==> design.v <==
`timescale 1ns / 1ps
module calculator(rst, clk, en, kernel_weights, in_pix, ack, out_pix, done, write);
	input rst, clk, en, ack;
	input signed [15:0]kernel_weights, in_pix;
	output reg done;
	output reg signed [31:0]out_pix;
	reg signed [31:0]temp;
	reg [4:0]counter;
	output write;
	parameter kernel_size = 3;
	assign write = (counter == (kernel_size*kernel_size)+1);
	always @ (posedge clk) begin
		done <= 0;
		if (rst || en == 0) begin
			counter <= 0;
			temp <= 0;
		end
		else begin
			if (counter < (kernel_size*kernel_size)+2)
				counter <= counter + 1;
			if (counter >= 1 && counter <= (kernel_size*kernel_size))
				temp <= temp + (kernel_weights * in_pix);
			if (counter == (kernel_size*kernel_size)+1) begin
				out_pix <= temp;
				done <= 1;
			end
		end
	end
endmodule
`timescale 1ns / 1ps
module ctrl(clk, en, write, result_addr, base_addrA, base_addrB, addrA, addrB);
	input clk, en, write;
	output reg [13:0]addrA;
	output reg [13:0]addrB;
	input [13:0]base_addrA;
	input [13:0]result_addr;
	input [13:0]base_addrB;
	parameter img_width = 48, kernel_size = 3;
	reg [4:0]count;
	reg [2:0]i;
	always @ (posedge clk)begin
		if(en)begin
			addrA <= addrA + 1;
			addrB <= addrB + 1;
			count <= count + 1;
			if (count >= kernel_size-1) begin
				i <= i+1;
				addrA <= base_addrA + (i+1)*img_width;
				count <= 0;
			end
			if (write)begin
				addrA <= result_addr;
			end
		end
		else begin
			addrA <= base_addrA;
			addrB <= base_addrB;
			count <= 0;
			i <= 0;
		end
	end
endmodule
`timescale 1ns / 1ps
module pixelpointprocessor(rst, en, clk, ack, result_addr, base_addrA, base_addrB, in_pix, kernel_weight, done, addrA, addrB, out_pix);
	input rst, en;
	input clk, ack;
	input [13:0]base_addrA;
	input [13:0]base_addrB;
	input [13:0]result_addr;
	parameter img_width = 48, kernel_size = 3;
	output [13:0] addrA;
	output [13:0] addrB;
	output signed [31:0] out_pix;
	output done;
	wire write;
	input signed [15:0]in_pix, kernel_weight;
	ctrl #(img_width, kernel_size) C1(clk, en, write, result_addr, base_addrA, base_addrB, addrA, addrB);
	calculator #(kernel_size) calc1(rst, clk, en, kernel_weight, in_pix, ack, out_pix, done, write);
endmodule
`timescale 1ns / 1ps
module ctrl_conv2D(rst, en_conv2d, clk, done, base_result_addr, pix_base_addr, kernel_base_addr, pix_addr, kernel_addr, en, ack, result_addr, completed);
	input rst, en_conv2d, clk, done;
	input [13:0]kernel_base_addr;
	input [13:0]pix_base_addr, base_result_addr;
	output reg [13:0]result_addr;
	output reg [13:0]pix_addr;
	output reg [13:0]kernel_addr;
	parameter img_width = 48, kernel_size = 3;
	localparam out_width = img_width - kernel_size + 1;
	output reg en, completed;
	reg busy;
	reg [6:0]col;
	reg [6:0]row;
	output reg ack;
	always @ (posedge clk)begin
		ack <= 0;
		completed <= 0;
		if (rst) begin
			busy <= 0;
			en <= 0;
			pix_addr <= 0;
			kernel_addr <= 0;
			result_addr <= 0;
		end
		else if (!busy) begin
			if (en_conv2d) begin
				busy <= 1;
				pix_addr <= pix_base_addr;
				kernel_addr <= kernel_base_addr;
				result_addr <= base_result_addr;
				col <= 0;
				row <= 0;
			end
		end
		else if (done) begin
			ack <= 1;
			en <= 0;
			result_addr <= result_addr + 1;
			if (col < out_width-1) begin
				col <= col + 1;
				pix_addr <= pix_addr + 1;
			end
			else begin
				col <= 0;
				row <= row + 1;
				pix_addr <= pix_addr + kernel_size;
			end
			if (col == out_width-1 && row == out_width-1) begin
				busy <= 0;
				completed <= 1;
			end
		end
		else if (!en) begin
			en <= 1;
		end
	end
endmodule
`timescale 1ns / 1ps
module Convolution2D(clk, rst, en_conv2d, base_result_addr, pix_base_addr, kernel_base_addr,
							in_pix, completed, pix_done, addrA, addrB, out_pix, kernel_weight
							);
	input signed[15:0]in_pix, kernel_weight;
	input clk, rst, en_conv2d;
	input [13:0]kernel_base_addr;
	input [13:0]pix_base_addr;
	input [13:0]base_result_addr;
	parameter img_width = 48, kernel_size = 3;
	output completed, pix_done;
	output signed[31:0] out_pix;
	output [13:0]addrA, addrB;
	wire en, ack;
	wire [13:0]pix_addr;
	wire [13:0]kernel_addr;
	wire [13:0]result_addr;
	ctrl_conv2D #(img_width, kernel_size) C2(rst, en_conv2d, clk, pix_done, base_result_addr, pix_base_addr, kernel_base_addr, pix_addr, kernel_addr, en, ack, result_addr, completed);	
	pixelpointprocessor #(img_width, kernel_size) P1(rst, en, clk, ack, result_addr, pix_addr, kernel_addr, in_pix, kernel_weight, pix_done, addrA, addrB, out_pix);
endmodule
==> run.sh <==
#!/bin/bash
# the make line also repeats each setting of config.mk as NAME=value (left out here)
make -C /OpenROAD-flow-scripts/flow DESIGN_CONFIG=/design/flow/config.mk WORK_HOME=/design/flow/orfs CLKGATE_MAP_FILE= finish
==> config.mk <==
export PLATFORM = sky130hd
export DESIGN_NAME = Convolution2D
export DESIGN_NICKNAME = Convolution2D
export VERILOG_FILES = /design/flow/design.v
export SDC_FILE = /design/flow/constraint.sdc
export NUM_CORES = 4
export LEC_CHECK = 0
export CAP_MARGIN = 20
export CORE_MARGIN = 2
export CORE_UTILIZATION = 33
export SLEW_MARGIN = 20
==> constraint.sdc <==
create_clock -name core_clock -period 15.0 [get_ports {clk}]
set_input_delay 3.0000 -clock core_clock [delete_from_list [all_inputs] [get_ports {clk}]]
set_output_delay 3.0000 -clock core_clock [all_outputs]
set_load 0.01 [all_outputs]
==> deck_impl_summary.md, run 1 <==
Implementation Results

Final timing
  • Final Setup Violations: 0
  • F_max: 0.1036 GHz
  • Final period util: 0.6438
  • Final min period: 9.657 ns
  • PnR worst setup slack: 5.343 ns
  • Unrepaired setup endpoints after global routing: false
  • Final Slew Violations: 0
  • Final hold vios: 0
  • Max-slew headroom: 0.2877
  • Skew final: between 0.01 and 0.015 ns
  • Slew at the pin with the worst max-slew slack: 1.066 ns
  • Hold Slack: 0.4505 ns
  • Setup TNS Final: 0 ns

Clock tree
  • Worst skew pair latency: 0.44 ns
  • Worst-path clk slew: about 0.07 ns
  • Root buffer cell: clkbuf_16
  • H-tree levels: 4
  • # hold bufs at CTS: 0
  • Bufs on Longest Clock Path: 2
  • CTS resizes: 0
  • CTS sink cnt: 165
  • # Post-CTS Setup Buffers: 0
  • Total CTS buffers: 17
  • TritonCTS clock tree: built

Global routing
  • Tot GR Track Use: 0.1724
  • Number of global-route vias before repair: approximately 15k
  • Antenna violations before repair: 0
  • First-pass GRT wire length: about 78000 um
  • GR met1 Demand/Resource: 0.2422
  • Largest net degree at the start of global routing: 59
  • Global routing usage on met2: 0.2818
  • GRT busiest layer: met2
  • GR Util met3: 0.02148
  • Overflow after GRT: 0

Outcome
  • Status: no timing/DRC/antenna violations

Floorplanning
  • FP Rows: 85
  • Chip area: 56940 um^2
  • FP Util: 0.3356
  • CORE AREA: 54130 um^2
  • Die height: 238.6 um
  • Die width: 238.6 um
  • Num ports: ~140

Worst setup path
  • CP most frequent cell: fa_1
  • WP buf/inv: 5
  • R2r startpoint: P1.calc1.temp[21]
  • Reg2reg path depth: 15
  • Worst reg-to-reg setup slack: 10.03 ns
  • Critical Path RT: between 15 and 20 ns
  • Slowest stage delay, CP: a little over 0.7 ns
  • Worst Path Arrival: 9.96 ns
  • Endpoint type of the worst setup path: register
  • Critical path, cell by cell: clkdlybuf4s50_1 > and2_1 > fa_2 > inv_1 > fa_1 > inv_1 > fa_1 > fa_1 > fa_1 > inv_1 > fa_1 > inv_1 > ha_1 > and3_2 > and3_1 > a311oi_1 > o211ai_2 > a311oi_2 > xnor2_1 > a21oi_1
  • Crit Path Category: primary input to register
  • Crit start category: primary input
  • Crit-path max FO: 16
  • Critical path depth in cells: 20
  • Worst Setup EP: P1.calc1.temp[31]
  • Setup crit start: kernel_weight[15]
  • Worst r2r dst: P1.calc1.temp[28]
  • Slowest-stage cell, CP: fa_1
  • Delay-heaviest family, CP: adder cells

Routing
  • Post-DRT Antenna Nets: 0
  • Drt wl/cell: 16.74 um
  • DR vias/cell: roughly 4.9
  • Total Routed Length: between 40000 and 50000 um
  • Via count: around 13k
  • Antenna Diode Count: 0
  • DRT Pass-1 Iters: 5
  • Number of DRC markers in iteration 0: 666
  • # DRC: 0

Layout
  • Nets: 2533
  • Post-Layout Cell Count: 2748
  • Layout Area Growth over Synthesis: 14.33%

Job
  • Log Warnings: 33
  • Maxcap violations: 0

Synthesis
  • Cells in synth_stat.txt: 1950
  • Avg Inst Size Synth: 9.315 um^2
  • Ys Warns: 3
  • Xor/xnor share of the synthesized area: 0.03905
  • Aoi share: 0.09140
  • Top non-seq family: adder cells
  • Top cells by area, synth: fa_1 (33%), dfxtp_1 (13%), ha_1 (8.4%)
  • Synth cell types: roughly 70
  • Most common cell in the netlist: inv_1
  • Top area contributor share: 0.3251
  • Register share after synthesis: 0.2072
  • Asr flop ratio synth: 0
  • Simple-Gate Area Share: 0.1618
  • FA/HA/MAJ Cells, Area Fraction: 0.4091
  • Netlist Area Pre-Place: between 15000 and 20000 um^2
  • Post-synth regs: 165
  • Ys flop type: dfxtp_1
  • Post-synth top cells: inv_1 (330), fa_1 (295), nand2_1 (222)
  • Synth Instances: just under 2k
  • Largest area contributor in the netlist: fa_1
  • Post-synth EDFFs: 46
  • Synth mux share: 0.005097
  • Chip Area, Yosys: 18160 um^2

Placed design
  • RePlAce Congestion: 0.8717
  • Number of I/O port buffers: about 140
  • Worst slack, placed: between 4 and 5 ns
  • Post-DP HPWL: 36810 um
  • Post-placement cell count: roughly 2.7k

Min path
  • Min-delay src: P1.C1.count[0]
  • Hold Crit Class: register to register
  • Hold endpoint: P1.C1.count[0]
  • Hold path depth: 1
-- area by class of cell --
cell class / instances / area, um^2
repair buffers: 147 / 1444
clock inverters: 15 / 160.2
multi-input cells: 1378 / 12860
flip-flops and latches: 165 / 3765
well taps: 696 / 870.8
inverters: 330 / 1239
clock buffers: 17 / 425.4
fillers: 5369 / 33360
-- routing by layer --
layer | vias to the layer above | share of wire
met5 | - | 0
met4 | 0 | 0.015
met3 | 46 | 0.043
met2 | 341 | 0.47
met1 | 6611 | 0.47
li1 | 6345 | -
-- stage by stage --
| step | utilization | area (um^2) |
|---|---|---|
| 2_1_floorplan | - | 18170 |
| 3_3_place_gp | 0.3728 | 20180 |
| 3_5_place_dp | 0.3728 | 20180 |
| 4_1_cts | 0.3836 | 20770 |
| 5_1_grt | 0.3837 | 20770 |
| 6_report | 0.3837 | 20770 |
==> run 2: changes to the inputs <==
ABC_AREA = 0   (was default)
CAP_MARGIN = 10   (was 20)
CELL_PAD_IN_SITES_DETAIL_PLACEMENT = 1   (was default)
CELL_PAD_IN_SITES_GLOBAL_PLACEMENT = 1   (was default)
CORE_UTILIZATION = 53   (was 33)
CTS_CLUSTER_DIAMETER = 357   (was default)
GPL_TIMING_DRIVEN = 1   (was default)
HOLD_SLACK_MARGIN = 0.03   (was default)
MAX_ROUTING_LAYER = met4   (was default)
PLACE_DENSITY = 0.5   (was default)
SLEW_MARGIN = 0   (was 20)
clock period = 10.0 ns   (was 15.0 ns; I/O delays follow)
==> deck_impl_summary.md, run 2 <==
Implementation Results

Worst setup path
  • Critical path, cell by cell: clkdlybuf4s50_1 > and2_1 > fa_1 > inv_1 > fa_1 > inv_1 > fa_1 > fa_1 > fa_1 > inv_1 > fa_1 > inv_1 > ha_1 > and3_2 > and3_1 > a311oi_1 > o211ai_2 > a41oi_1 > xor2_1 > o21ai_0
  • Reg2reg path depth: 15 (unchanged)
  • Setup crit start: kernel_weight[15]
  • Worst Path Arrival: 8.89 ns (-1.07 ns)
  • Slowest stage delay, CP: 0.72 ns (about the same)
  • Slowest-stage cell, CP: clkdlybuf4s50_1
  • Critical path depth in cells: 20 (unchanged)
  • Crit start category: primary input
  • Endpoint type of the worst setup path: register
  • Critical Path RT: 10.30 ns (-5.00 ns)
  • Worst reg-to-reg setup slack: 4.89 ns (-5.14 ns)
  • WP buf/inv: 5 (unchanged)
  • Worst r2r dst: P1.calc1.temp[24]
  • CP most frequent cell: fa_1
  • Crit Path Category: primary input to register
  • R2r startpoint: P1.calc1.temp[8]
  • Worst Setup EP: P1.calc1.temp[29]
  • Delay-heaviest family, CP: adder cells
  • Crit-path max FO: 16 (unchanged)

Global routing
  • First-pass GRT wire length: 85270 um (+9.2%)
  • Number of global-route vias before repair: 15.81k (+8.6%)
  • Overflow after GRT: 0 (unchanged)
  • Tot GR Track Use: 0.3146 (+0.1422)
  • Largest net degree at the start of global routing: 59 (unchanged)
  • Antenna violations before repair: 0 (unchanged)

Routing
  • Number of DRC markers in iteration 0: 680 (+2.1%)
  • Drt wl/cell: 20.45 um (+22%)
  • DR vias/cell: 5.549 (+14%)
  • DRT Pass-1 Iters: 5 (unchanged)
  • # DRC: 0 (unchanged)
  • Antenna Diode Count: 0 (unchanged)
  • Via count: 13.93k (+4.4%)
  • Total Routed Length: 51320 um (+12%)
  • Post-DRT Antenna Nets: 0 (unchanged)

Synthesis
  • Top cells by area, synth: fa_1 (33%), dfxtp_1 (13%), ha_1 (8.4%)
  • Post-synth regs: 165 (unchanged)
  • Post-synth top cells: inv_1 (330), fa_1 (295), nand2_1 (222)
  • Avg Inst Size Synth: 9.315 um^2 (unchanged)
  • Ys Warns: 3 (unchanged)
  • Most common cell in the netlist: inv_1
  • Xor/xnor share of the synthesized area: 0.03905 (unchanged)
  • Synth Instances: 1950 (unchanged)
  • Asr flop ratio synth: 0 (unchanged)
  • Chip Area, Yosys: 18160 um^2 (unchanged)
  • Top non-seq family: adder cells
  • Aoi share: 0.09140 (unchanged)
  • Synth cell types: 70 (unchanged)
  • FA/HA/MAJ Cells, Area Fraction: 0.4091 (unchanged)
  • Largest area contributor in the netlist: fa_1
  • Ys flop type: dfxtp_1
  • Post-synth EDFFs: 46 (unchanged)
  • Cells in synth_stat.txt: 1950 (unchanged)
  • Simple-Gate Area Share: 0.1618 (unchanged)
  • Register share after synthesis: 0.2072 (unchanged)
  • Netlist Area Pre-Place: 18160 um^2 (unchanged)
  • Synth mux share: 0.005097 (unchanged)
  • Top area contributor share: 0.3251 (unchanged)

Final timing
  • Final hold vios: 0 (unchanged)
  • Unrepaired setup endpoints after global routing: false
  • Final min period: 8.594 ns
  • Final Setup Violations: 0 (unchanged)
  • Skew final: 0.006791 ns (-0.005828 ns)
  • F_max: 0.1164 GHz
  • Max-slew headroom: 0.2723 (-0.01542)
  • Final period util: 0.8594 (+0.2156)
  • Setup TNS Final: 0 ns (unchanged)
  • Final Slew Violations: 0 (unchanged)
  • Slew at the pin with the worst max-slew slack: 1.088 ns (+0.02244 ns)

Clock tree
  • H-tree levels: 4 (unchanged)
  • Worst skew pair latency: 0.43 ns (about the same)
  • CTS sink cnt: 165 (unchanged)
  • # hold bufs at CTS: 0 (unchanged)
  • # Post-CTS Setup Buffers: 0 (unchanged)
  • TritonCTS clock tree: built
  • Total CTS buffers: 17 (unchanged)
  • Worst-path clk slew: 0.06 ns (about the same)
  • Root buffer cell: clkbuf_16
  • CTS resizes: 0 (unchanged)
  • Bufs on Longest Clock Path: 2 (unchanged)

Outcome
  • Status: no timing/DRC/antenna violations

Layout
  • Final core utilization: 0.6093 (+0.2256)
  • Fillers: 3780 (-30%)
  • Post-Layout Cell Count: 2510 (-8.7%)
  • Nets: 2543 (+0.39%)
  • Layout Area Growth over Synthesis: 12.75%
  • Fin area: 20480 um^2 (-1.4%)

Floorplanning
  • FP Rows: 67 (-21%)
  • Die height: 189.1 um (-21%)
  • Die width: 189.1 um (-21%)
  • Num ports: 139 (unchanged)
  • FP Util: 0.5404 (+0.2048)
  • Chip area: 35770 um^2 (-37%)
  • CORE AREA: 33620 um^2 (-38%)

Job
  • Maxcap violations: 0 (unchanged)
  • Log Warnings: 35 (+6.1%)

Placed design
  • Number of I/O port buffers: 138 (unchanged)
  • Post-DP HPWL: 40590 um (+10%)
  • Placed Area: 19950 um^2 (-1.2%)
  • RePlAce Congestion: 0.8639 (-0.89%)
  • Post-placement cell count: 2478 (-8.8%)

Min path
  • Min-delay src: C2.kernel_addr[1]
  • Hold Crit Class: register to register
  • Hold path depth: 2 (+1)
  • Hold endpoint: C2.kernel_addr[1]
-- run 2: per-stage QoR --
stage	hold slack [ns]	setup slack (ns)
final	0.4540	1.406
after global routing	0.4806	0.9186
after detailed placement	0.4451	0.9915
after global placement	0.4331	1.172
after floorplan	0.4173	2.192
after CTS	0.4576	1.412
-- run 2: cell type report --
| cell class | instances | area (um^2) | share of cell area |
|---|---|---|---|
| timing repair buffer | 157 | 1519 | 0.07416 |
| tap | 448 | 560.5 | 0.02737 |
| sequential | 165 | 3765 | 0.1838 |
| clock inverter | 11 | 85.08 | 0.004154 |
| multi-input combinational | 1378 | 12860 | 0.6280 |
| inverter | 330 | 1239 | 0.06048 |
| clock buffer | 21 | 450.4 | 0.02199 |
-- run 2: metal layers --
layer | wire length [um] | track usage | up-vias
met5 | 0 | - | -
met2 | 25380 | 0.5258 | 347
met1 | 22790 | 0.4155 | 7158
met4 | 994 | 0.07813 | 0
met3 | 2157 | 0.02966 | 71
li1 | - | - | 6351
==> run 3: changes to the inputs <==
ABC_AREA = 1   (was 0)
CAP_MARGIN = 20   (was 10)
CELL_PAD_IN_SITES_DETAIL_PLACEMENT = default   (was 1)
CELL_PAD_IN_SITES_GLOBAL_PLACEMENT = default   (was 1)
CORE_UTILIZATION = 72   (was 53)
CTS_CLUSTER_DIAMETER = 376   (was 357)
CTS_CLUSTER_SIZE = 10   (was default)
GPL_TIMING_DRIVEN = default   (was 1)
HOLD_SLACK_MARGIN = default   (was 0.03)
MAX_ROUTING_LAYER = default   (was met4)
PLACE_DENSITY = default   (was 0.5)
PLACE_DENSITY_LB_ADDON = 0.16   (was default)
SETUP_SLACK_MARGIN = 1.22   (was default)
SLEW_MARGIN = 20   (was 0)
clock period = 4.14 ns   (was 10.0 ns; I/O delays follow)
==> deck_impl_summary.md, run 3 <==
Physical Implementation Snapshot

Outcome
  • Status: stopped before the end
  • Failed at: 5_1_grt
  • Tool error: [ERROR GRT-0116] Global routing finished with congestion. Check the congestion regions in the DRC Viewer.

Synthesis
  • Ys Warns: 3 (unchanged)
  • Aoi share: 0.07076 (-0.02064)
  • Synth cell types: 54 (-23%)
  • Top cells by area, synth: fa_1 (30%), dfxtp_1 (12%), inv_1 (11%)
  • Cells in synth_stat.txt: 2485 (+27%)
  • Synth Instances: 2485 (+27%)
  • Post-synth top cells: inv_1 (577), nand2_1 (515), fa_1 (295)
  • Synth mux share: 0 (-0.005097)
  • Post-synth EDFFs: 46 (unchanged)
  • Top area contributor share: 0.3009 (-0.02421)
  • Most common cell in the netlist: inv_1
  • Netlist Area Pre-Place: 19630 um^2 (+8.0%)
  • FA/HA/MAJ Cells, Area Fraction: 0.3787 (-0.03047)
  • Chip Area, Yosys: 19630 um^2 (+8.0%)
  • Post-synth regs: 165 (unchanged)
  • Ys flop type: dfxtp_1
  • Register share after synthesis: 0.1918 (-0.01543)
  • Simple-Gate Area Share: 0.1993 (+0.03755)
  • Asr flop ratio synth: 0 (unchanged)
  • Largest area contributor in the netlist: fa_1
  • Xor/xnor share of the synthesized area: 0.02499 (-0.01406)
  • Avg Inst Size Synth: 7.898 um^2 (-15%)
  • Top non-seq family: adder cells

Clock tree
  • # hold bufs at CTS: 0 (unchanged)
  • Root buffer cell: clkbuf_16
  • Total CTS buffers: 17 (unchanged)
  • Bufs on Longest Clock Path: 2 (unchanged)
  • CTS sink cnt: 165 (unchanged)
  • H-tree levels: 4 (unchanged)

Placed design
  • Post-DP HPWL: 46620 um (+15%)
  • Number of I/O port buffers: 138 (unchanged)
  • Placed Area: 23210 um^2 (+16%)
  • RePlAce Congestion: 0.9569 (+11%)

Floorplanning
  • FP Rows: 60 (-10%)
  • Num ports: 139 (unchanged)
  • FP Util: 0.7303 (+0.1899)
  • Die height: 169.1 um (-11%)
  • CORE AREA: 26880 um^2 (-20%)
  • Chip area: 28590 um^2 (-20%)
  • Die width: 169.1 um (-11%)

Global routing
  • Tot GR Track Use: 0.8051
  • Overflow after GRT: 256
-- run 3: stage by stage --
step | std cells | worst slack, ns | setup TNS (ns) | hold slack, ns
floorplan | 2487 | -1.503 | -29.19 | 0.4173
CTS | 3175 | -1.427 | -30.59 | 0.4556
detailed placement | 3028 | -2.350 | -55.54 | 0.4413
global placement | 3028 | -2.170 | -51.24 | 0.4320
-- run 3: metal layers --
| metal | GRT overflow | global-route usage |
|---|---|---|
| met3 | 3 | 0.6893 |
| met1 | 4 | 0.7965 |
| met4 | 84 | 0.7648 |
| met2 | 164 | 0.9711 |
| met5 | 1 | 0.3304 |
-- run 3: what timing repair did --
item,CTS
setup endpoints to repair,42
gates cloned,5
setup buffers,110
resized,349
pin swaps,204
==> run 4: changes to the inputs <==
ABC_AREA = default   (was 1)
CAP_MARGIN = 0   (was 20)
CORE_UTILIZATION = 70   (was 72)
CTS_CLUSTER_DIAMETER = default   (was 376)
CTS_CLUSTER_SIZE = 37   (was 10)
PLACE_DENSITY_LB_ADDON = default   (was 0.16)
SETUP_SLACK_MARGIN = -0.37   (was 1.22)
TNS_END_PERCENT = 5   (was default)
clock period = 4.81 ns   (was 4.14 ns; I/O delays follow)
==> deck_impl_summary.md, run 4 <==
Implementation Results

Job
  • Maxcap violations: 0
  • Log Warnings: 38

Synthesis
  • Top cells by area, synth: fa_1 (33%), dfxtp_1 (13%), ha_1 (8.4%)
  • Top area contributor share: 0.3251 (+0.02421)
  • FA/HA/MAJ Cells, Area Fraction: 0.4091 (+0.03047)
  • Post-synth top cells: inv_1 (330), fa_1 (295), nand2_1 (222)
  • Ys Warns: 3 (unchanged)
  • Asr flop ratio synth: 0 (unchanged)
  • Post-synth EDFFs: 46 (unchanged)
  • Post-synth regs: 165 (unchanged)
  • Ys flop type: dfxtp_1
  • Synth mux share: 0.005097 (+0.005097)
  • Top non-seq family: adder cells
  • Register share after synthesis: 0.2072 (+0.01543)
  • Synth Instances: 1950 (-22%)
  • Simple-Gate Area Share: 0.1618 (-0.03755)
  • Netlist Area Pre-Place: 18160 um^2 (-7.4%)
  • Cells in synth_stat.txt: 1950 (-22%)
  • Largest area contributor in the netlist: fa_1
  • Chip Area, Yosys: 18160 um^2 (-7.4%)
  • Synth cell types: 70 (+30%)
  • Avg Inst Size Synth: 9.315 um^2 (+18%)
  • Xor/xnor share of the synthesized area: 0.03905 (+0.01406)
  • Most common cell in the netlist: inv_1
  • Aoi share: 0.09140 (+0.02064)

Final timing
  • Final Setup Violations: 25
  • Final Slew Violations: 0
  • Final period util: 1.280
  • Final hold vios: 0
  • Unrepaired setup endpoints after global routing: true
  • PnR worst setup slack: -1.347 ns
  • Slew at the pin with the worst max-slew slack: 1.021 ns
  • Max-slew headroom: 0.3191
  • Skew final: 0.01029 ns
  • F_max: around 0.16 GHz
  • Final min period: 6.157 ns

Routing
  • Antenna Diode Count: 0
  • Drt wl/cell: 19.45 um
  • Post-DRT Antenna Nets: 0
  • Total Routed Length: just under 50000 um
  • DRT Pass-1 Iters: 6
  • DR vias/cell: 5.882
  • Via count: between 10k and 15k
  • Number of DRC markers in iteration 0: 1360
  • # DRC: 0

Worst setup path
  • Critical Path RT: a little over 5 ns
  • Slowest stage delay, CP: slightly above 0.6 ns
  • CP most frequent cell: fa_1
  • Crit start category: primary input
  • Worst Setup EP: P1.calc1.temp[31]
  • Worst Path Arrival: 6.46 ns
  • Worst r2r dst: P1.calc1.temp[31]
  • R2r startpoint: P1.calc1.temp[8]
  • Slowest-stage cell, CP: fa_1
  • Critical path depth in cells: 19
  • Crit-path max FO: 8
  • Critical path, cell by cell: clkdlybuf4s18_2 > buf_4 > nand2_1 > fa_1 > fa_1 > fa_1 > fa_1 > fa_1 > fa_1 > inv_1 > ha_1 > a211o_1 > a21oi_2 > o21ai_2 > a21oi_4 > o211ai_4 > a311oi_2 > xnor2_1 > a21oi_1
  • Worst reg-to-reg setup slack: -0.10 ns
  • Reg2reg path depth: 16
  • Delay-heaviest family, CP: adder cells
  • WP buf/inv: 3
  • Setup crit start: in_pix[11]
  • Crit Path Category: primary input to register
  • Endpoint type of the worst setup path: register

Placed design
  • RePlAce Congestion: 0.9235 (-3.5%)
  • Post-placement cell count: 2503 (-17%)
  • Number of I/O port buffers: 138 (unchanged)
  • Worst slack, placed: -2.209 ns (+0.1416 ns)
  • Post-DP HPWL: 37490 um (-20%)

Floorplanning
  • Chip area: 27250 um^2 (-4.7%)
  • FP Util: 0.7172 (-0.01304)
  • Num ports: 139 (unchanged)
  • Die width: 165.1 um (-2.4%)
  • Die height: 165.1 um (-2.4%)
  • FP Rows: 58 (-3.3%)
  • CORE AREA: 25330 um^2 (-5.8%)

Outcome
  • Status: finished with violations
  • Layout Check Failures: negative setup slack

Clock tree
  • Worst-path clk slew: 0.07 ns
  • Root buffer cell: clkbuf_16
  • Total CTS buffers: 17 (unchanged)
  • TritonCTS clock tree: built
  • Bufs on Longest Clock Path: 2 (unchanged)
  • Worst skew pair latency: 0.43 ns
  • CTS sink cnt: 165 (unchanged)
  • # hold bufs at CTS: 0 (unchanged)
  • H-tree levels: 4 (unchanged)

Min path
  • Min-delay src: P1.C1.count[0]
  • Hold endpoint: P1.C1.count[0]
  • Hold Crit Class: register to register
  • Hold path depth: 1

Global routing
  • Largest net degree at the start of global routing: 58
  • Antenna violations before repair: 0
  • Number of global-route vias before repair: 16.01k
  • First-pass GRT wire length: 80940 um
  • Tot GR Track Use: 0.3826
  • Overflow after GRT: 0

Layout
  • Layout Area Growth over Synthesis: 21.23%
  • Nets: 2695
  • Post-Layout Cell Count: 2544
## run 4: layout make-up
type,count,area (um^2)
multi-input cells,1378,13250
flip-flops and latches,165,3765
fillers,1298,3306
repair buffers,309,2796
inverters,330,1241
clock buffers,17,425.4
well taps,330,412.9
clock inverters,15,133.9
## run 4: metal layers
metal  track usage  up-vias  share of wire
met5             0        -              0
met4        0.1791        0          0.049
met3       0.06818      203          0.080
met2        0.6386      795           0.49
met1        0.4885     7289           0.38
li1              -     6676              -
## run 4: through the flow
step                      TNS [ns]  hold slack [ns]  instance area, um^2    util
after floorplan             -23.08           0.4173                18380       -
after global placement      -42.91           0.4293                21150  0.8350
after detailed placement    -45.74           0.4364                21150  0.8350
after CTS                   -22.66           0.4517                21940  0.8661
after global routing        -27.94           0.4761                22020  0.8695
final                       -24.69           0.4521                22020  0.8695
## run 4: timing repair
| action | 4_1_cts | 5_1_grt |
|---|---|---|
| buffers inserted | 19 | 2 |
| gates resized | 197 | 25 |
| endpoints found under the setup margin | 25 | 23 |
| pin swaps | 93 | 25 |
| cloned | 4 | 0 |
==> run 5: changes to the inputs <==
CAP_MARGIN = 20   (was 0)
CORE_UTILIZATION = 72   (was 70)
CTS_CLUSTER_DIAMETER = 67   (was default)
CTS_CLUSTER_SIZE = 48   (was 37)
MAX_ROUTING_LAYER = met4   (was default)
SETUP_SLACK_MARGIN = default   (was -0.37)
TNS_END_PERCENT = default   (was 5)
clock period = 6.54 ns   (was 4.81 ns; I/O delays follow)
==> deck_impl_summary.md, run 5 <==
Physical Implementation Snapshot

Clock tree
  • CTS sink cnt: 165 (unchanged)
  • Bufs on Longest Clock Path: 2 (unchanged)
  • Total CTS buffers: 17 (unchanged)
  • # hold bufs at CTS: 0 (unchanged)
  • H-tree levels: 4 (unchanged)
  • Root buffer cell: clkbuf_16

Synthesis
  • Chip Area, Yosys: 18160 um^2 (unchanged)
  • Top non-seq family: adder cells
  • Synth Instances: 1950 (unchanged)
  • Asr flop ratio synth: 0 (unchanged)
  • FA/HA/MAJ Cells, Area Fraction: 0.4091 (unchanged)
  • Cells in synth_stat.txt: 1950 (unchanged)
  • Post-synth regs: 165 (unchanged)
  • Most common cell in the netlist: inv_1
  • Post-synth EDFFs: 46 (unchanged)
  • Ys Warns: 3 (unchanged)
  • Top cells by area, synth: fa_1 (33%), dfxtp_1 (13%), ha_1 (8.4%)
  • Netlist Area Pre-Place: 18160 um^2 (unchanged)
  • Largest area contributor in the netlist: fa_1
  • Synth mux share: 0.005097 (unchanged)
  • Post-synth top cells: inv_1 (330), fa_1 (295), nand2_1 (222)
  • Simple-Gate Area Share: 0.1618 (unchanged)
  • Xor/xnor share of the synthesized area: 0.03905 (unchanged)
  • Register share after synthesis: 0.2072 (unchanged)
  • Top area contributor share: 0.3251 (unchanged)
  • Synth cell types: 70 (unchanged)
  • Aoi share: 0.09140 (unchanged)
  • Avg Inst Size Synth: 9.315 um^2 (unchanged)
  • Ys flop type: dfxtp_1

Outcome
  • Status: stopped before the end
  • Failed at: 5_1_grt

Floorplanning
  • Die height: 162.8 um (-1.4%)
  • Num ports: 139 (unchanged)
  • CORE AREA: 24960 um^2 (-1.4%)
  • FP Rows: 58 (unchanged)
  • Chip area: 26520 um^2 (-2.7%)
  • Die width: 162.8 um (-1.4%)
  • FP Util: 0.7276 (+0.01042)

Placed design
  • Number of I/O port buffers: 138 (unchanged)
  • Worst slack, placed: -0.8978 ns (+1.311 ns)
  • Post-DP HPWL: 37870 um (+1.0%)
  • RePlAce Congestion: 0.9489 (+2.8%)
  • Placed Area: 21010 um^2 (-0.67%)
## run 5: stage by stage
stage | instances | TNS, ns
2_1_floorplan | 1952 | 0
3_3_place_gp | 2495 | -9.445
3_5_place_dp | 2495 | -12.15
4_1_cts | 2568 | 0
## run 5: what timing repair did
item,in CTS
pin swaps,107
setup buffers,29
resized,154
setup endpoints to repair,18
cloned,12
==> run 6: changes to the inputs <==
CAP_MARGIN = 5   (was 20)
CELL_PAD_IN_SITES_DETAIL_PLACEMENT = 2   (was default)
CORE_ASPECT_RATIO = 0.98   (was default)
CORE_UTILIZATION = 37   (was 72)
CTS_CLUSTER_DIAMETER = 47   (was 67)
CTS_CLUSTER_SIZE = 73   (was 48)
GPL_ROUTABILITY_DRIVEN = 0   (was default)
GPL_TIMING_DRIVEN = 0   (was default)
HOLD_SLACK_MARGIN = 0.15   (was default)
MAX_ROUTING_LAYER = default   (was met4)
MIN_ROUTING_LAYER = met1   (was default)
SETUP_SLACK_MARGIN = 1.66   (was default)
clock period = 11.1 ns   (was 6.54 ns; I/O delays follow)
==> deck_impl_summary.md, run 6 <==
Implementation Results

Floorplanning
  • CORE AREA: 48550 um^2 (+94%)
  • FP Rows: 80 (+38%)
  • FP Util: 0.3742 (-0.3535)
  • Die height: 223.3 um (+37%)
  • Chip area: 50880 um^2 (+92%)
  • Num ports: 139 (unchanged)
  • Die width: 227.8 um (+40%)

Outcome
  • Status: no timing/DRC/antenna violations

Synthesis
  • Chip Area, Yosys: 18160 um^2 (unchanged)
  • Netlist Area Pre-Place: 18160 um^2 (unchanged)
  • Register share after synthesis: 0.2072 (unchanged)
  • Simple-Gate Area Share: 0.1618 (unchanged)
  • Asr flop ratio synth: 0 (unchanged)
  • Avg Inst Size Synth: 9.315 um^2 (unchanged)
  • FA/HA/MAJ Cells, Area Fraction: 0.4091 (unchanged)
  • Synth Instances: 1950 (unchanged)
  • Ys flop type: dfxtp_1
  • Top cells by area, synth: fa_1 (33%), dfxtp_1 (13%), ha_1 (8.4%)
  • Xor/xnor share of the synthesized area: 0.03905 (unchanged)
  • Post-synth top cells: inv_1 (330), fa_1 (295), nand2_1 (222)
  • Top area contributor share: 0.3251 (unchanged)
  • Synth mux share: 0.005097 (unchanged)
  • Top non-seq family: adder cells
  • Largest area contributor in the netlist: fa_1
  • Cells in synth_stat.txt: 1950 (unchanged)
  • Synth cell types: 70 (unchanged)
  • Post-synth regs: 165 (unchanged)
  • Ys Warns: 3 (unchanged)
  • Most common cell in the netlist: inv_1
  • Post-synth EDFFs: 46 (unchanged)
  • Aoi share: 0.09140 (unchanged)

Layout
  • Storage element area: 3764 um^2
  • Layout Area Growth over Synthesis: 15.59%
  • Final core utilization: 0.4325
  • Nets: 2603
  • Logic area: ~13000 um^2
  • Fillers: 5289

Worst setup path
  • Crit-path max FO: 10
  • Crit start category: primary input
  • Delay-heaviest family, CP: adder cells
  • Worst Path Arrival: 9.59 ns
  • CP most frequent cell: fa_1
  • Worst Setup EP: P1.calc1.temp[29]
  • Crit Path Category: primary input to register
  • Worst r2r dst: P1.calc1.temp[29]
  • Endpoint type of the worst setup path: register
  • R2r startpoint: P1.calc1.temp[15]
  • Critical Path RT: 11.43 ns
  • Reg2reg path depth: 16
  • Worst reg-to-reg setup slack: 5.78 ns
  • Setup crit start: in_pix[9]
  • WP buf/inv: 5
  • Slowest stage delay, CP: 0.79 ns
  • Slowest-stage cell, CP: clkdlybuf4s50_1
  • Critical path depth in cells: 21
  • Critical path, cell by cell: clkdlybuf4s50_1 > clkbuf_1 > nand2_1 > fa_1 > inv_1 > fa_1 > fa_1 > fa_1 > fa_1 > inv_1 > fa_1 > inv_1 > ha_1 > a21oi_1 > nand2_1 > and3_1 > a311oi_1 > o211ai_2 > a41oi_1 > xor2_1 > o21ai_0

Min path
  • Hold Crit Class: register to register
  • Min-delay src: P1.C1.count[0]
  • Hold endpoint: P1.C1.count[0]
  • Hold path depth: 1

Global routing
  • Tot GR Track Use: 0.2936
  • Overflow after GRT: 0
  • Antenna violations before repair: 0
  • Number of global-route vias before repair: ~18k
  • Largest net degree at the start of global routing: 19
  • First-pass GRT wire length: 112800 um

Final timing
  • Final min period: 9.254 ns
  • Setup TNS Final: 0 ns
  • Slew at the pin with the worst max-slew slack: 0.8612 ns
  • Skew final: between 0.01 and 0.015 ns
  • Max-slew headroom: 0.4259
  • Unrepaired setup endpoints after global routing: false
  • F_max: 0.1081 GHz
  • Final Setup Violations: 0
  • Final Slew Violations: 0
  • Final period util: 0.8337
  • Final hold vios: 0

Routing
  • # DRC: 0
  • Antenna Diode Count: 0
  • DRT Pass-1 Iters: 5
  • Post-DRT Antenna Nets: 0
  • Drt wl/cell: roughly 26 um
  • DR vias/cell: about 5.5
  • Total Routed Length: 73060 um
  • Via count: 15.17k
  • Number of DRC markers in iteration 0: 782

Placed design
  • Number of I/O port buffers: 137 (-0.72%)
  • Post-DP HPWL: 61640 um (+63%)

Clock tree
  • # Post-CTS Setup Buffers: 0 (-100%)
  • TritonCTS clock tree: built
  • Root buffer cell: clkbuf_16
  • Worst-path clk slew: 0.07 ns
  • Bufs on Longest Clock Path: 2 (unchanged)
  • H-tree levels: 4 (unchanged)
  • CTS sink cnt: 165 (unchanged)
  • Worst skew pair latency: 0.46 ns
  • # hold bufs at CTS: 0 (unchanged)
  • Total CTS buffers: 17 (unchanged)

Job
  • Maxcap violations: 0
  • Log Warnings: 33
[run 6: metal layers]
metal | global-route usage | vias to the layer above | share of wire
met4 | 0.1539 | 0 | 0.053
met3 | 0.03988 | 235 | 0.042
li1 | - | 6484 | -
met5 | 0 | - | 0
met1 | 0.3183 | 7900 | 0.37
met2 | 0.5544 | 555 | 0.54
[run 6: stage by stage]
step	cells	setup WS [ns]	instance area, um^2	hold WS [ns]
5_1_grt	2778	1.677	21000	0.4824
4_1_cts	2778	1.718	20980	0.4666
3_5_place_dp	2746	1.272	20400	0.4488
6_report	2778	1.846	21000	0.4599
2_1_floorplan	1952	3.072	18170	0.4173
3_3_place_gp	2745	1.663	20360	0.4299
[run 6: layout make-up]
type | instances | area share
Timing Repair Buffer | 138 | 0.06662
Tap cell | 656 | 0.03909
Multi-Input combinational cell | 1378 | 0.6123
Buffer | 79 | 0.01597
Clock inverter | 13 | 0.005482
Inverter | 330 | 0.05917
Sequential cell | 165 | 0.1792
Clock buffer | 19 | 0.02211
[run 6: timing repair]
action	4_1_cts	5_1_grt
hold endpoints to repair	0	0
setup endpoints to repair	0	7
gates resized	0	18
==> run 7: changes to the inputs <==
ABC_AREA = 1   (was default)
CAP_MARGIN = 20   (was 5)
CELL_PAD_IN_SITES_DETAIL_PLACEMENT = default   (was 2)
CORE_ASPECT_RATIO = default   (was 0.98)
CORE_UTILIZATION = 72   (was 37)
CTS_CLUSTER_DIAMETER = default   (was 47)
CTS_CLUSTER_SIZE = default   (was 73)
GPL_ROUTABILITY_DRIVEN = default   (was 0)
GPL_TIMING_DRIVEN = default   (was 0)
HOLD_SLACK_MARGIN = default   (was 0.15)
MIN_ROUTING_LAYER = default   (was met1)
SETUP_SLACK_MARGIN = default   (was 1.66)
clock period = 7.65 ns   (was 11.1 ns; I/O delays follow)
==> deck_impl_summary.md, run 7 <==
Implementation Results

Outcome
  • Status: no timing/DRC/antenna violations

Synthesis
  • Post-synth EDFFs: 46 (unchanged)
  • Synth cell types: 54 (-23%)
  • Largest area contributor in the netlist: fa_1
  • Synth Instances: 2485 (+27%)
  • Chip Area, Yosys: 19630 um^2 (+8.0%)
  • Cells in synth_stat.txt: 2485 (+27%)
  • Netlist Area Pre-Place: 19630 um^2 (+8.0%)
  • Post-synth regs: 165 (unchanged)
  • Synth mux share: 0 (-0.005097)
  • Top cells by area, synth: fa_1 (30%), dfxtp_1 (12%), inv_1 (11%)
  • FA/HA/MAJ Cells, Area Fraction: 0.3787 (-0.03047)
  • Avg Inst Size Synth: 7.898 um^2 (-15%)
  • Ys flop type: dfxtp_1
  • Xor/xnor share of the synthesized area: 0.02499 (-0.01406)
  • Simple-Gate Area Share: 0.1993 (+0.03755)
  • Most common cell in the netlist: inv_1
  • Top area contributor share: 0.3009 (-0.02421)
  • Post-synth top cells: inv_1 (577), nand2_1 (515), fa_1 (295)
  • Aoi share: 0.07076 (-0.02064)
  • Top non-seq family: adder cells
  • Asr flop ratio synth: 0 (unchanged)
  • Register share after synthesis: 0.1918 (-0.01543)
  • Ys Warns: 3 (unchanged)

Routing
  • Total Routed Length: 52140 um (-29%)
  • DRT Pass-1 Iters: 6 (+1)
  • DR vias/cell: 5.739 (+5.1%)
  • # DRC: 0 (unchanged)
  • Via count: 16.90k (+11%)
  • Post-DRT Antenna Nets: 0 (unchanged)
  • Drt wl/cell: 17.71 um (-33%)
  • Number of DRC markers in iteration 0: 1756 (+120%)

Global routing
  • Largest net degree at the start of global routing: 53 (+34)
  • Antenna violations before repair: 2 (+2)
  • First-pass GRT wire length: 86300 um (-24%)
  • Overflow after GRT: 0 (unchanged)
  • Number of global-route vias before repair: 17.75k (-3.6%)
  • Tot GR Track Use: 0.3837 (+0.09009)

Final timing
  • Final hold vios: 0 (unchanged)
  • Unrepaired setup endpoints after global routing: false
  • Skew final: 0.01447 ns (+0.001753 ns)
  • Slew at the pin with the worst max-slew slack: 1.136 ns (+0.2744 ns)
  • Final min period: 7.266 ns
  • PnR worst setup slack: 0.3842 ns (-1.461 ns)
  • Final Slew Violations: 0 (unchanged)
  • Final period util: 0.9498 (+0.1161)
  • Final Setup Violations: 0 (unchanged)
  • Hold Slack: 0.4480 ns (-0.01188 ns)
  • F_max: 0.1376 GHz
  • Max-slew headroom: 0.2419 (-0.1840)

Worst setup path
  • Slowest-stage cell, CP: clkdlybuf4s50_1
  • Reg2reg path depth: 17 (+1)
  • Slowest stage delay, CP: 0.85 ns (+0.06 ns)
  • Crit start category: primary input
  • Crit Path Category: primary input to register
  • Critical path depth in cells: 21 (unchanged)
  • Setup crit start: in_pix[7]
  • Critical path, cell by cell: clkdlybuf4s50_1 > nand2_1 > fa_1 > inv_1 > fa_1 > inv_1 > fa_1 > fa_1 > fa_1 > fa_1 > inv_1 > ha_1 > nand2_1 > nor2_1 > nand2_1 > nor3_1 > nand2_1 > nand3_1 > nor2_1 > o21ai_1 > inv_1
  • WP buf/inv: 5 (unchanged)
  • CP most frequent cell: fa_1
  • Worst reg-to-reg setup slack: 2.95 ns (-2.83 ns)
  • Endpoint type of the worst setup path: register
  • R2r startpoint: P1.calc1.temp[15]
  • Crit-path max FO: 10 (unchanged)
  • Critical Path RT: 7.99 ns (-3.44 ns)
  • Worst r2r dst: P1.calc1.temp[28]
  • Worst Setup EP: P1.calc1.temp[29]
  • Worst Path Arrival: 7.60 ns (-1.99 ns)
  • Delay-heaviest family, CP: adder cells

Floorplanning
  • Die height: 169.1 um (-24%)
  • Chip area: 28590 um^2 (-44%)
  • CORE AREA: 26880 um^2 (-45%)
  • Num ports: 139 (unchanged)
  • FP Rows: 60 (-25%)
  • FP Util: 0.7303 (+0.3561)
  • Die width: 169.1 um (-26%)

Placed design
  • Post-placement cell count: 2912 (+6.0%)
  • RePlAce Congestion: 1.011
  • Post-DP HPWL: 41150 um (-33%)
  • Worst slack, placed: -0.01633 ns (-1.288 ns)
  • Number of I/O port buffers: 138 (+0.73%)

Clock tree
  • Worst-path clk slew: 0.08 ns (about the same)
  • H-tree levels: 4 (unchanged)
  • Worst skew pair latency: 0.45 ns (about the same)
  • Total CTS buffers: 17 (unchanged)
  • Bufs on Longest Clock Path: 2 (unchanged)
  • # hold bufs at CTS: 0 (unchanged)
  • Root buffer cell: clkbuf_16
  • TritonCTS clock tree: built
  • CTS sink cnt: 165 (unchanged)

Min path
  • Hold Crit Class: register to register
  • Hold path depth: 2 (+1)
  • Hold endpoint: P1.C1.addrB[1]
  • Min-delay src: C2.kernel_addr[1]

Layout
  • Post-Layout Cell Count: 2945 (+6.0%)
  • Fillers: 1684 (-68%)
  • Layout Area Growth over Synthesis: 12.27%
  • Final core utilization: 0.8199 (+0.3874)
  • Nets: 3084 (+18%)

Job
  • Maxcap violations: 0 (unchanged)
  • Log Warnings: 35 (+6.1%)
run 7: area by class of cell:
type | count | area (um^2) | area share
inverter | 589 | 2215 | 0.1005
clock buffer | 17 | 425.4 | 0.01931
clock inverter | 15 | 162.7 | 0.007382
sequential | 165 | 3764 | 0.1708
multi-input combinational | 1634 | 13240 | 0.6010
antenna | 1 | 2.502 | 0.0001136
timing repair buffer | 183 | 1797 | 0.08154
tap | 341 | 426.7 | 0.01936
run 7: layer usage:
layer | vias up | global-route usage | part of all wire
li1 | 7686 | - | -
met2 | 954 | 0.6440 | 0.48
met3 | 198 | 0.07739 | 0.094
met1 | 8058 | 0.4928 | 0.38
met5 | - | 0 | 0.00050
met4 | 4 | 0.1542 | 0.038
run 7: repair_timing:
item / CTS / global route
resized: 0 / 2
endpoints found under the setup margin: 0 / 1
buffers inserted: 0 / 0
run 7: stage by stage:
stage,setup TNS [ns],cell area [um^2]
floorplan,0,19630
global placement,0,21440
detailed placement,-0.02227,21440
CTS,0,22030
global route,0,22030
finish,0,22030
==> run 8: changes to the inputs <==
ABC_AREA = default   (was 1)
CORE_UTILIZATION = 68   (was 72)
CTS_CLUSTER_SIZE = 37   (was default)
MAX_ROUTING_LAYER = met4   (was default)
SETUP_SLACK_MARGIN = 0.2   (was default)
clock period = 5.88 ns   (was 7.65 ns; I/O delays follow)
==> deck_impl_summary.md, run 8 <==
Implementation Results

Routing
  • Total Routed Length: 66690 um (+28%)
  • # DRC: 0 (unchanged)
  • DR vias/cell: 6.541 (+14%)
  • Via count: 17.26k (+2.1%)
  • Number of DRC markers in iteration 0: 2109 (+20%)
  • DRT Pass-1 Iters: 24 (+18)
  • Post-DRT Antenna Nets: 0 (unchanged)
  • Drt wl/cell: 25.28 um (+43%)

Synthesis
  • Netlist Area Pre-Place: 18160 um^2 (-7.4%)
  • Register share after synthesis: 0.2072 (+0.01543)
  • Aoi share: 0.09140 (+0.02064)
  • Post-synth EDFFs: 46 (unchanged)
  • Top cells by area, synth: fa_1 (33%), dfxtp_1 (13%), ha_1 (8.4%)
  • Largest area contributor in the netlist: fa_1
  • Avg Inst Size Synth: 9.315 um^2 (+18%)
  • FA/HA/MAJ Cells, Area Fraction: 0.4091 (+0.03047)
  • Post-synth regs: 165 (unchanged)
  • Synth Instances: 1950 (-22%)
  • Simple-Gate Area Share: 0.1618 (-0.03755)
  • Asr flop ratio synth: 0 (unchanged)
  • Cells in synth_stat.txt: 1950 (-22%)
  • Ys Warns: 3 (unchanged)
  • Top non-seq family: adder cells
  • Ys flop type: dfxtp_1
  • Synth cell types: 70 (+30%)
  • Most common cell in the netlist: inv_1
  • Chip Area, Yosys: 18160 um^2 (-7.4%)
  • Top area contributor share: 0.3251 (+0.02421)
  • Synth mux share: 0.005097 (+0.005097)
  • Post-synth top cells: inv_1 (330), fa_1 (295), nand2_1 (222)
  • Xor/xnor share of the synthesized area: 0.03905 (+0.01406)

Global routing
  • First-pass GRT wire length: 90660 um (+5.1%)
  • Number of global-route vias before repair: 17.35k (-2.2%)
  • Antenna violations before repair: 0 (-2)
  • Tot GR Track Use: 0.4308 (+0.04715)
  • Overflow after GRT: 0 (unchanged)
  • Largest net degree at the start of global routing: 59 (+11%)

Outcome
  • Layout Check Failures: negative setup slack
  • Status: finished with violations

Clock tree
  • Bufs on Longest Clock Path: 2 (unchanged)
  • Worst-path clk slew: 0.08 ns (about the same)
  • CTS sink cnt: 165 (unchanged)
  • Total CTS buffers: 17 (unchanged)
  • Worst skew pair latency: 0.47 ns (+0.02 ns)
  • TritonCTS clock tree: built
  • Root buffer cell: clkbuf_16
  • H-tree levels: 4 (unchanged)

Worst setup path
  • CP most frequent cell: fa_1
  • Setup crit start: kernel_weight[12]
  • Worst Setup EP: P1.calc1.temp[23]
  • Endpoint type of the worst setup path: register
  • Crit-path max FO: 4 (-6)
  • Slowest-stage cell, CP: fa_1
  • Reg2reg path depth: 17 (unchanged)
  • Crit start category: primary input
  • Critical path, cell by cell: buf_2 > buf_6 > buf_6 > buf_4 > nand2_2 > fa_1 > fa_1 > inv_1 > fa_2 > fa_2 > fa_1 > inv_1 > fa_1 > inv_1 > ha_4 > buf_4 > o21ai_0 > nand2b_1 > buf_4 > nand2_1 > o21bai_4 > o22a_1 > xnor2_2 > a21oi_2
  • R2r startpoint: P1.calc1.temp[15]
  • Crit Path Category: primary input to register
  • WP buf/inv: 9 (+4)
  • Critical path depth in cells: 24 (+14%)
  • Worst r2r dst: P1.calc1.temp[23]
  • Worst reg-to-reg setup slack: 0.56 ns (-2.39 ns)
  • Delay-heaviest family, CP: adder cells
  • Critical Path RT: 6.20 ns (-1.79 ns)
  • Slowest stage delay, CP: 0.59 ns (-0.26 ns)
  • Worst Path Arrival: 7.25 ns (-0.35 ns)

Floorplanning
  • FP Util: 0.6951 (-0.03515)
  • Die width: 167.4 um (-0.98%)
  • FP Rows: 59 (-1.7%)
  • Num ports: 139 (unchanged)
  • Chip area: 28040 um^2 (-2.0%)
  • CORE AREA: 26130 um^2 (-2.8%)
  • Die height: 167.4 um (-0.98%)

Job
  • Maxcap violations: 0 (unchanged)
  • Log Warnings: 38 (+8.6%)

Final timing
  • Final Setup Violations: 20 (+20)
  • Unrepaired setup endpoints after global routing: true
  • Final min period: 6.930 ns
  • Max-slew headroom: 0.2081 (-0.03384)
  • F_max: 0.1443 GHz
  • Final period util: 1.179 (+0.2288)
  • Final hold vios: 0 (unchanged)
  • Skew final: 0.02086 ns (+0.006391 ns)
  • PnR worst setup slack: -1.050 ns (-1.434 ns)
  • Final Slew Violations: 0 (unchanged)
  • Slew at the pin with the worst max-slew slack: 1.188 ns (+0.05232 ns)
  • Setup TNS Final: -12.46 ns (-12.46 ns)

Min path
  • Hold endpoint: C2.kernel_addr[9]
  • Min-delay src: C2.kernel_addr[9]
  • Hold path depth: 2 (unchanged)
  • Hold Crit Class: register to register

Placed design
  • Number of I/O port buffers: 138 (unchanged)
  • Worst slack, placed: -1.306 ns (-1.290 ns)
  • RePlAce Congestion: 0.9341 (-7.6%)
  • Post-DP HPWL: 38170 um (-7.2%)

Layout
  • Fillers: 1073 (-36%)
  • Layout Area Growth over Synthesis: 28.74%
  • Nets: 2783 (-9.8%)
[run 8: layout make-up]
| type | count | area, um^2 | share of cell area |
|---|---|---|---|
| multi-input combinational | 1378 | 13710 | 0.5864 |
| sequential | 165 | 3765 | 0.1610 |
| timing repair buffer | 397 | 3631 | 0.1553 |
| inverter | 330 | 1244 | 0.05318 |
| clock buffer | 18 | 450.4 | 0.01926 |
| tap | 335 | 419.2 | 0.01792 |
| clock inverter | 14 | 160.2 | 0.006848 |
| antenna | 1 | 2.502 | 0.0001070 |
[run 8: metrics by stage]
stage | utilization | hold WS (ns) | area, um^2 | instances
4_1_cts | 0.8738 | 0.4576 | 22830 | 2613
2_1_floorplan | - | 0.4173 | 18510 | 1952
3_5_place_dp | 0.8131 | 0.4488 | 21250 | 2519
5_1_grt | 0.8948 | 0.4906 | 23380 | 2637
3_3_place_gp | 0.8131 | 0.4260 | 21250 | 2519
6_report | 0.8949 | 0.4612 | 23390 | 2638
[run 8: what timing repair did]
action	in CTS	in global routing
gates cloned	2	2
endpoints found under the setup margin	23	23
hold endpoints to repair	0	0
pin swaps	121	82
gates resized	240	106
setup buffers	60	21
hold buffers	0	0
[run 8: per-layer routing]
metal / vias to the layer above / wire length, um / share of wire / global-route usage
met3: 641 / 7758 / 0.12 / 0.08840
li1: 6858 / - / - / -
met2: 1594 / 31050 / 0.47 / 0.7085
met5: - / 0 / 0 / -
met4: 0 / 6283 / 0.094 / 0.2420
met1: 8162 / 21600 / 0.32 / 0.4966
==> run 9: changes to the inputs <==
CORE_UTILIZATION = 70   (was 68)
CTS_CLUSTER_SIZE = 34   (was 37)
MAX_ROUTING_LAYER = default   (was met4)
SETUP_SLACK_MARGIN = 0.73   (was 0.2)
clock period = 6.9 ns   (was 5.88 ns; I/O delays follow)
==> deck_impl_summary.md, run 9 <==
Implementation Results

Clock tree
  • H-tree levels: 4 (unchanged)
  • TritonCTS clock tree: built
  • Worst-path clk slew: 0.09 ns (about the same)
  • Worst skew pair latency: 0.46 ns (about the same)
  • Root buffer cell: clkbuf_16
  • Total CTS buffers: 17 (unchanged)
  • Bufs on Longest Clock Path: 2 (unchanged)
  • CTS sink cnt: 165 (unchanged)
  • # hold bufs at CTS: 0 (unchanged)

Final timing
  • Final Setup Violations: 11 (-45%)
  • Final min period: 7.277 ns
  • Final period util: 1.055 (-0.1240)
  • Final Slew Violations: 0 (unchanged)
  • Slew at the pin with the worst max-slew slack: 1.148 ns (-0.03995 ns)
  • F_max: 0.1374 GHz
  • Skew final: 0.02045 ns (-0.0004117 ns)
  • Final hold vios: 0 (unchanged)
  • Unrepaired setup endpoints after global routing: true
  • PnR worst setup slack: -0.3769 ns (+0.6733 ns)
  • Setup TNS Final: -1.627 ns (+10.84 ns)
  • Max-slew headroom: 0.2331 (+0.02506)

Worst setup path
  • Worst reg-to-reg setup slack: 1.48 ns (+0.92 ns)
  • Crit start category: primary input
  • Critical path, cell by cell: buf_2 > buf_12 > buf_6 > nand2_1 > fa_1 > fa_1 > inv_1 > fa_1 > fa_2 > fa_1 > inv_2 > fa_1 > inv_2 > ha_4 > buf_4 > a21oi_4 > nor2b_4 > buf_4 > o21ai_4 > buf_6 > nor2b_4 > xnor2_2 > a21oi_1
  • Worst Setup EP: P1.calc1.temp[18]
  • Critical path depth in cells: 23 (-4.2%)
  • Setup crit start: kernel_weight[12]
  • Worst Path Arrival: 7.59 ns (+0.34 ns)
  • Crit Path Category: primary input to register
  • Slowest stage delay, CP: 0.66 ns (+0.07 ns)
  • Reg2reg path depth: 17 (unchanged)
  • Crit-path max FO: 10 (+6)
  • Critical Path RT: 7.21 ns (+1.01 ns)
  • Delay-heaviest family, CP: adder cells
  • Worst r2r dst: P1.calc1.temp[18]
  • WP buf/inv: 9 (unchanged)
  • Slowest-stage cell, CP: fa_1
  • R2r startpoint: P1.calc1.temp[15]
  • CP most frequent cell: fa_1
  • Endpoint type of the worst setup path: register

Global routing
  • Tot GR Track Use: 0.4221 (-0.008757)
  • Number of global-route vias before repair: 17.15k (-1.2%)
  • Largest net degree at the start of global routing: 59 (unchanged)
  • Overflow after GRT: 0 (unchanged)
  • First-pass GRT wire length: 87630 um (-3.3%)
  • Antenna violations before repair: 0 (unchanged)

Min path
  • Hold Crit Class: register to register
  • Hold path depth: 2 (unchanged)
  • Min-delay src: C2.kernel_addr[12]
  • Hold endpoint: C2.kernel_addr[12]

Placed design
  • Post-DP HPWL: 37170 um (-2.6%)
  • Number of I/O port buffers: 138 (unchanged)
  • Post-placement cell count: 2483 (-1.4%)
  • RePlAce Congestion: 0.9618 (+3.0%)
  • Worst slack, placed: -0.4783 ns (+0.8278 ns)

Synthesis
  • Chip Area, Yosys: 18160 um^2 (unchanged)
  • Post-synth top cells: inv_1 (330), fa_1 (295), nand2_1 (222)
  • Ys flop type: dfxtp_1
  • Register share after synthesis: 0.2072 (unchanged)
  • Synth Instances: 1950 (unchanged)
  • Top non-seq family: adder cells
  • Most common cell in the netlist: inv_1
  • Xor/xnor share of the synthesized area: 0.03905 (unchanged)
  • Cells in synth_stat.txt: 1950 (unchanged)
  • Largest area contributor in the netlist: fa_1
  • FA/HA/MAJ Cells, Area Fraction: 0.4091 (unchanged)
  • Ys Warns: 3 (unchanged)
  • Simple-Gate Area Share: 0.1618 (unchanged)
  • Synth cell types: 70 (unchanged)
  • Top cells by area, synth: fa_1 (33%), dfxtp_1 (13%), ha_1 (8.4%)
  • Avg Inst Size Synth: 9.315 um^2 (unchanged)
  • Aoi share: 0.09140 (unchanged)
  • Post-synth EDFFs: 46 (unchanged)
  • Post-synth regs: 165 (unchanged)
  • Top area contributor share: 0.3251 (unchanged)
  • Synth mux share: 0.005097 (unchanged)
  • Netlist Area Pre-Place: 18160 um^2 (unchanged)
  • Asr flop ratio synth: 0 (unchanged)

Floorplanning
  • Die width: 165.1 um (-1.4%)
  • Chip area: 27250 um^2 (-2.8%)
  • Die height: 165.1 um (-1.4%)
  • CORE AREA: 25330 um^2 (-3.1%)
  • FP Rows: 58 (-1.7%)
  • FP Util: 0.7172 (+0.02211)
  • Num ports: 139 (unchanged)

Layout
  • Fillers: 947 (-12%)
  • Storage element area: 3765 um^2 (unchanged)
  • Post-Layout Cell Count: 2599 (-1.5%)
  • Logic area: 13730 um^2 (+0.15%)
  • Layout Area Growth over Synthesis: 27.06%
  • Final core utilization: 0.9113 (+0.01642)
  • Nets: 2748 (-1.3%)

Job
  • Maxcap violations: 0 (unchanged)
  • Log Warnings: 38 (unchanged)

Routing
  • Via count: 17.48k (+1.3%)
  • DR vias/cell: 6.727 (+2.8%)
  • Number of DRC markers in iteration 0: 2465 (+17%)
  • Total Routed Length: 68250 um (+2.3%)
  • DRT Pass-1 Iters: 8 (-67%)
  • Post-DRT Antenna Nets: 0 (unchanged)
  • Drt wl/cell: 26.26 um (+3.9%)
  • # DRC: 0 (unchanged)

Outcome
  • Layout Check Failures: negative setup slack
  • Status: finished with violations
-- run 9: cell type report --
cell class | instances | area share
Clock buffer | 17 | 0.01843
Antenna cell | 2 | 0.0002168
Clock inverter | 15 | 0.008619
Tap cell | 330 | 0.01789
Timing Repair Buffer | 362 | 0.1428
Sequential cell | 165 | 0.1631
Multi-Input combinational cell | 1378 | 0.5951
Inverter | 330 | 0.05388
-- run 9: through the flow --
stage	area (um^2)	hold slack (ns)
CTS	22400	0.4554
global placement	20970	0.4257
detailed placement	20970	0.4430
finish	23080	0.4644
floorplan	18480	0.4173
global route	23080	0.4839
-- run 9: what timing repair did --
item | in CTS | in global routing
cloned | 4 | 1
resized | 215 | 173
endpoints found under the setup margin | 22 | 20
setup buffers | 52 | 24
pin swaps | 117 | 103
-- run 9: per-layer routing --
| layer | global-route usage | share of wire | wire length [um] | vias to the layer above |
|---|---|---|---|---|
| met2 | 0.7218 | 0.46 | 31060 | 1768 |
| met4 | 0.2103 | 0.098 | 6719 | 0 |
| met3 | 0.1179 | 0.13 | 9088 | 699 |
| met1 | 0.4890 | 0.31 | 21380 | 8229 |
| li1 | - | - | - | 6788 |
| met5 | 0 | 0 | 0 | - |
